==> v37 <==
// AMBA_AXI_ram
module AMBA_AXI_ram
#(
	parameter ID_WIDTH = 4,
	parameter ADDR_WIDTH = 8,
	parameter DATA_WIDTH = 16,
	parameter BRESP_WIDTH = 3,
	parameter WR_MEM_DELAY = 0,
	parameter RD_MEM_DELAY = 0
)
(
	clk,
	rst_n,
	s_axi_awvalid,
	s_axi_awready,
	s_axi_awid,
	s_axi_awaddr,
	s_axi_awlen,
	s_axi_awsize,
	s_axi_awburst, 							 
	s_axi_wvalid,
	s_axi_wready,
	s_axi_wdata,
	s_axi_wstrb, 
	s_axi_wlast,
	s_axi_bvalid,
	s_axi_bready,
	s_axi_bid,
	s_axi_bresp,
	s_axi_arvalid,
	s_axi_arready,
	s_axi_arid,
	s_axi_araddr,
	s_axi_arlen,
	s_axi_arsize,
	s_axi_arburst,
	s_axi_rvalid,
	s_axi_rready,
	s_axi_rid,
	s_axi_rdata,
	s_axi_rresp,
	s_axi_rlast
);
==> flow/config.mk <==
export PLATFORM = sky130hd
export DESIGN_NAME = AMBA_AXI_ram
export DESIGN_NICKNAME = AMBA_AXI_ram
export VERILOG_FILES = /design/flow/design.v
export SDC_FILE = /design/flow/constraint.sdc
export NUM_CORES = 4
export LEC_CHECK = 0
export ABC_AREA = 1
export CAP_MARGIN = 20
export CORE_ASPECT_RATIO = 0.87
export CORE_MARGIN = 2
export CORE_UTILIZATION = 70
export CTS_CLUSTER_DIAMETER = 69
export CTS_CLUSTER_SIZE = 20
export MAX_ROUTING_LAYER = met5
export SLEW_MARGIN = 20
export TNS_END_PERCENT = 15
==> flow/constraint.sdc <==
create_clock -name core_clock -period 4.08 [get_ports {clk}]
set_input_delay 0.8160 -clock core_clock [delete_from_list [all_inputs] [get_ports {clk}]]
set_output_delay 0.8160 -clock core_clock [all_outputs]
set_load 0.01 [all_outputs]
run.sh (not shown) runs the stock make flow with config.mk's settings and CLKGATE_MAP_FILE=.
==> v29 (differences from v37) <==
Settings changed: ABC_AREA 1 to default, CORE_ASPECT_RATIO 0.87 to default, CORE_UTILIZATION 70 to 66, CTS_CLUSTER_DIAMETER 69 to default, CTS_CLUSTER_SIZE 20 to default, MAX_ROUTING_LAYER met5 to default, TNS_END_PERCENT 15 to default.
==> flow/constraint.sdc (replaced) <==
create_clock -name core_clock -period 2.99 [get_ports {clk}]
set_input_delay 0.5980 -clock core_clock [delete_from_list [all_inputs] [get_ports {clk}]]
set_output_delay 0.5980 -clock core_clock [all_outputs]
set_load 0.01 [all_outputs]
==> qor summary <==
Cells after synthesis: v29 7223; v37 12100
Number of buffers inserted during clock tree synthesis: v29 210; v37 131
Mux share: v29 24.8%; v37 0%
Number of placement rows: v29 139; v37 126
Area post-placement: v29 111000 um2; v37 98200 um2
Distinct cell type count after synthesis: v29 82; v37 36
Gates resized, CTS repair: v29 245; v37 0
Outcome: v29 aborted with a tool error; v37 complete, no violations
Last stage reached: v29 5_1_grt; v37 -
Setup Slack @ Placement: v29 -0.879 ns; v37 0.410 ns
Number of cell instances after yosys synthesis: v29 7223; v37 12100
Post-synth seq share: v29 56.2%; v37 55.7%
Post-Synth AOI/OAI Area: v29 10.2%; v37 11.4%
Post-CTS Setup Bufs: v29 62; v37 0
Width of the chip: v29 383 um; v37 400 um
Die Outline Area: v29 147000 um2; v37 140000 um2
Syn Area/Cell: v29 13.1 um2; v37 7.88 um2
Area figure in the yosys stat output: v29 94800 um2; v37 95600 um2
Most repeated cell in the gate-level netlist after synthesis: v29 dfrtp_1; v37 nand2_1
Post-Synth Simple-Gate Area: v29 5.67%; v37 28.5%
Synth Area in XOR/XNOR: v29 0.176%; v37 0.0916%
Half-perimeter wire length of the detailed placement result: v29 352 mm; v37 190 mm
Number of placed instances with taps included: v29 10100; v37 13400
Netlist Area Pre-Place: v29 94800 um2; v37 95600 um2
Yosys adder share: v29 0.346%; v37 0.343%
Final weighted congestion in routability-driven placement: v29 1.20; v37 0.951
Pre-Place Util: v29 66.2%; v37 70.5%


==> run a: inputs <==
Starting RTL as in the previous note.
clock: 5.5 ns
lec_check: 0
abc_area: 0
cap_margin: 20
core_margin: 2
core_utilization: 49
cts_cluster_diameter: 298
gpl_routability_driven: 0
gpl_timing_driven: 1
place_density_lb_addon: 0.15
setup_slack_margin: 0.69
slew_margin: 20
tns_end_percent: 20
==> run b: changes against run a <==
==> flow/config.mk (replaced) <==
export PLATFORM = sky130hd
export DESIGN_NAME = AMBA_AXI_ram
export DESIGN_NICKNAME = AMBA_AXI_ram
export VERILOG_FILES = /design/flow/design.v
export SDC_FILE = /design/flow/constraint.sdc
export NUM_CORES = 4
export LEC_CHECK = 0
export CAP_MARGIN = 20
export CORE_MARGIN = 2
export CORE_UTILIZATION = 53
export PLACE_DENSITY_LB_ADDON = 0.0
export SLEW_MARGIN = 20
export TNS_END_PERCENT = 10
==> flow/constraint.sdc (replaced) <==
create_clock -name core_clock -period 2.92 [get_ports {clk}]
set_input_delay 0.5840 -clock core_clock [delete_from_list [all_inputs] [get_ports {clk}]]
set_output_delay 0.5840 -clock core_clock [all_outputs]
set_load 0.01 [all_outputs]
==> comparison <==
In run b the power is larger than in run a, by 99%. Run a produced a clean layout. Run b completed, yet does not pass: negative setup slack. Of run a and run b, run a has the higher clock-buffer cell count (gap 12). In run b the fmax is larger than in run a, by 37%. Wire length: run a is lower than run b (about 9%).
==> figures <==
item                                                                    run b       run a
Status                                             complete, but fails checks  timing/DRC/antenna clean
Reasons for failing layout checks                        negative setup slack           -
Worst setup skew after layout                                       0.0391 ns   0.0394 ns
Number of diodes added for antenna fixing                                  39          49
Fin cells                                                               11200       10200
Worst relative slew slack                                               24.3%       8.97%
Met2 track demand over resource in global routing                       78.2%       63.8%
Setup violation total in the final timing report                           16           0
Design internal power                                                0.0570 W    0.0286 W
Via total after detailed routing                                        82100       76100
Clk network pwr share                                                   34.4%       36.2%


==> run A: inputs <==
AMBA_AXI_ram again, from the RTL that the note above started with.
## AMBA_AXI_ram
module AMBA_AXI_ram
#(
	parameter ID_WIDTH = 4,
	parameter ADDR_WIDTH = 8,
	parameter DATA_WIDTH = 16,
	parameter BRESP_WIDTH = 3,
	parameter WR_MEM_DELAY = 0,
	parameter RD_MEM_DELAY = 0
)
(
	clk,
	rst_n,
	s_axi_awvalid,
	s_axi_awready,
	s_axi_awid,
	s_axi_awaddr,
	s_axi_awlen,
	s_axi_awsize,
	s_axi_awburst, 							 
	s_axi_wvalid,
	s_axi_wready,
	s_axi_wdata,
	s_axi_wstrb, 
	s_axi_wlast,
	s_axi_bvalid,
	s_axi_bready,
	s_axi_bid,
	s_axi_bresp,
	s_axi_arvalid,
	s_axi_arready,
	s_axi_arid,
	s_axi_araddr,
	s_axi_arlen,
	s_axi_arsize,
	s_axi_arburst,
	s_axi_rvalid,
	s_axi_rready,
	s_axi_rid,
	s_axi_rdata,
	s_axi_rresp,
	s_axi_rlast
);
parameter STROBE_WIDTH = DATA_WIDTH/8;
parameter W_STATE_IDLE = 2'd0;
parameter W_STATE_BRUST = 2'd1;
parameter W_STATE_RESPON = 2'd2;
parameter R_STATE_IDLE = 1'd0;
parameter R_STATE_BRUST = 1'd1;
parameter MEM_ADDR_SIZE = ADDR_WIDTH - $clog2(STROBE_WIDTH);  
input 								clk, rst_n;
input 								s_axi_awvalid;
output reg 							s_axi_awready;
input [ID_WIDTH - 1 : 0] 			s_axi_awid;
input [ADDR_WIDTH - 1 : 0] 			s_axi_awaddr;
input [7:0] 						s_axi_awlen;
input [2:0] 						s_axi_awsize;
input [1:0] 						s_axi_awburst; 
input 								s_axi_wvalid;
output reg 							s_axi_wready;
input [DATA_WIDTH - 1 : 0] 			s_axi_wdata;
input [STROBE_WIDTH - 1 : 0]		s_axi_wstrb;
input 								s_axi_wlast;
output reg	 						s_axi_bvalid;
input 								s_axi_bready;
output [ID_WIDTH - 1 : 0] 			s_axi_bid;
output [BRESP_WIDTH - 1 : 0] 		s_axi_bresp;
input 								s_axi_arvalid;
output reg							s_axi_arready;
input [ID_WIDTH - 1 : 0] 			s_axi_arid;
input [ADDR_WIDTH - 1 : 0] 			s_axi_araddr;
input [7:0]							s_axi_arlen;
input [2:0]							s_axi_arsize;
input [1:0]							s_axi_arburst;
output reg							s_axi_rvalid;
input 								s_axi_rready;
output [ID_WIDTH - 1 : 0] 			s_axi_rid;
output reg [DATA_WIDTH - 1 : 0]		s_axi_rdata;
output [BRESP_WIDTH - 1 : 0]		s_axi_rresp;
output reg							s_axi_rlast;
integer i;
reg [1:0] W_state, W_next_state;  
reg R_state, R_next_state;
reg [DATA_WIDTH - 1 : 0] mem[(1 << MEM_ADDR_SIZE) - 1 : 0];  
  ...
Settings: LEC_CHECK=0, ABC_AREA=0, CAP_MARGIN=40, CELL_PAD_IN_SITES_DETAIL_PLACEMENT=1, CORE_MARGIN=2, CORE_UTILIZATION=67, CTS_CLUSTER_DIAMETER=57, GPL_TIMING_DRIVEN=1, MAX_ROUTING_LAYER=met5, PLACE_DENSITY_LB_ADDON=0.23, SETUP_SLACK_MARGIN=1.92, SLEW_MARGIN=35, TNS_END_PERCENT=40; clock period 8.15 ns.
==> run K: changes against run A <==
ABC_AREA = not set   (was 0)
CAP_MARGIN = 10   (was 40)
CELL_PAD_IN_SITES_DETAIL_PLACEMENT = not set   (was 1)
CELL_PAD_IN_SITES_GLOBAL_PLACEMENT = 2   (was not set)
CORE_ASPECT_RATIO = 0.81   (was not set)
CORE_UTILIZATION = 40   (was 67)
CTS_CLUSTER_DIAMETER = not set   (was 57)
GPL_TIMING_DRIVEN = not set   (was 1)
MAX_ROUTING_LAYER = met4   (was met5)
PLACE_DENSITY_LB_ADDON = not set   (was 0.23)
SETUP_SLACK_MARGIN = not set   (was 1.92)
SLEW_MARGIN = 20   (was 35)
==> flow/constraint.sdc (replaced) <==
create_clock -name core_clock -period 6.16 [get_ports {clk}]
set_input_delay 1.2320 -clock core_clock [delete_from_list [all_inputs] [get_ports {clk}]]
set_output_delay 1.2320 -clock core_clock [all_outputs]
set_load 0.01 [all_outputs]
==> notes <==
Run A never finished: it broke off in 5_1_grt. Run K completed without violations. Synthesized cell count is the same in run K and run A. Between run A and run K, the lower die size is in run A (gap 40%, measured against run K). In area after synthesis, run A and run K do not differ.
Power and IR drop assume default switching activity.
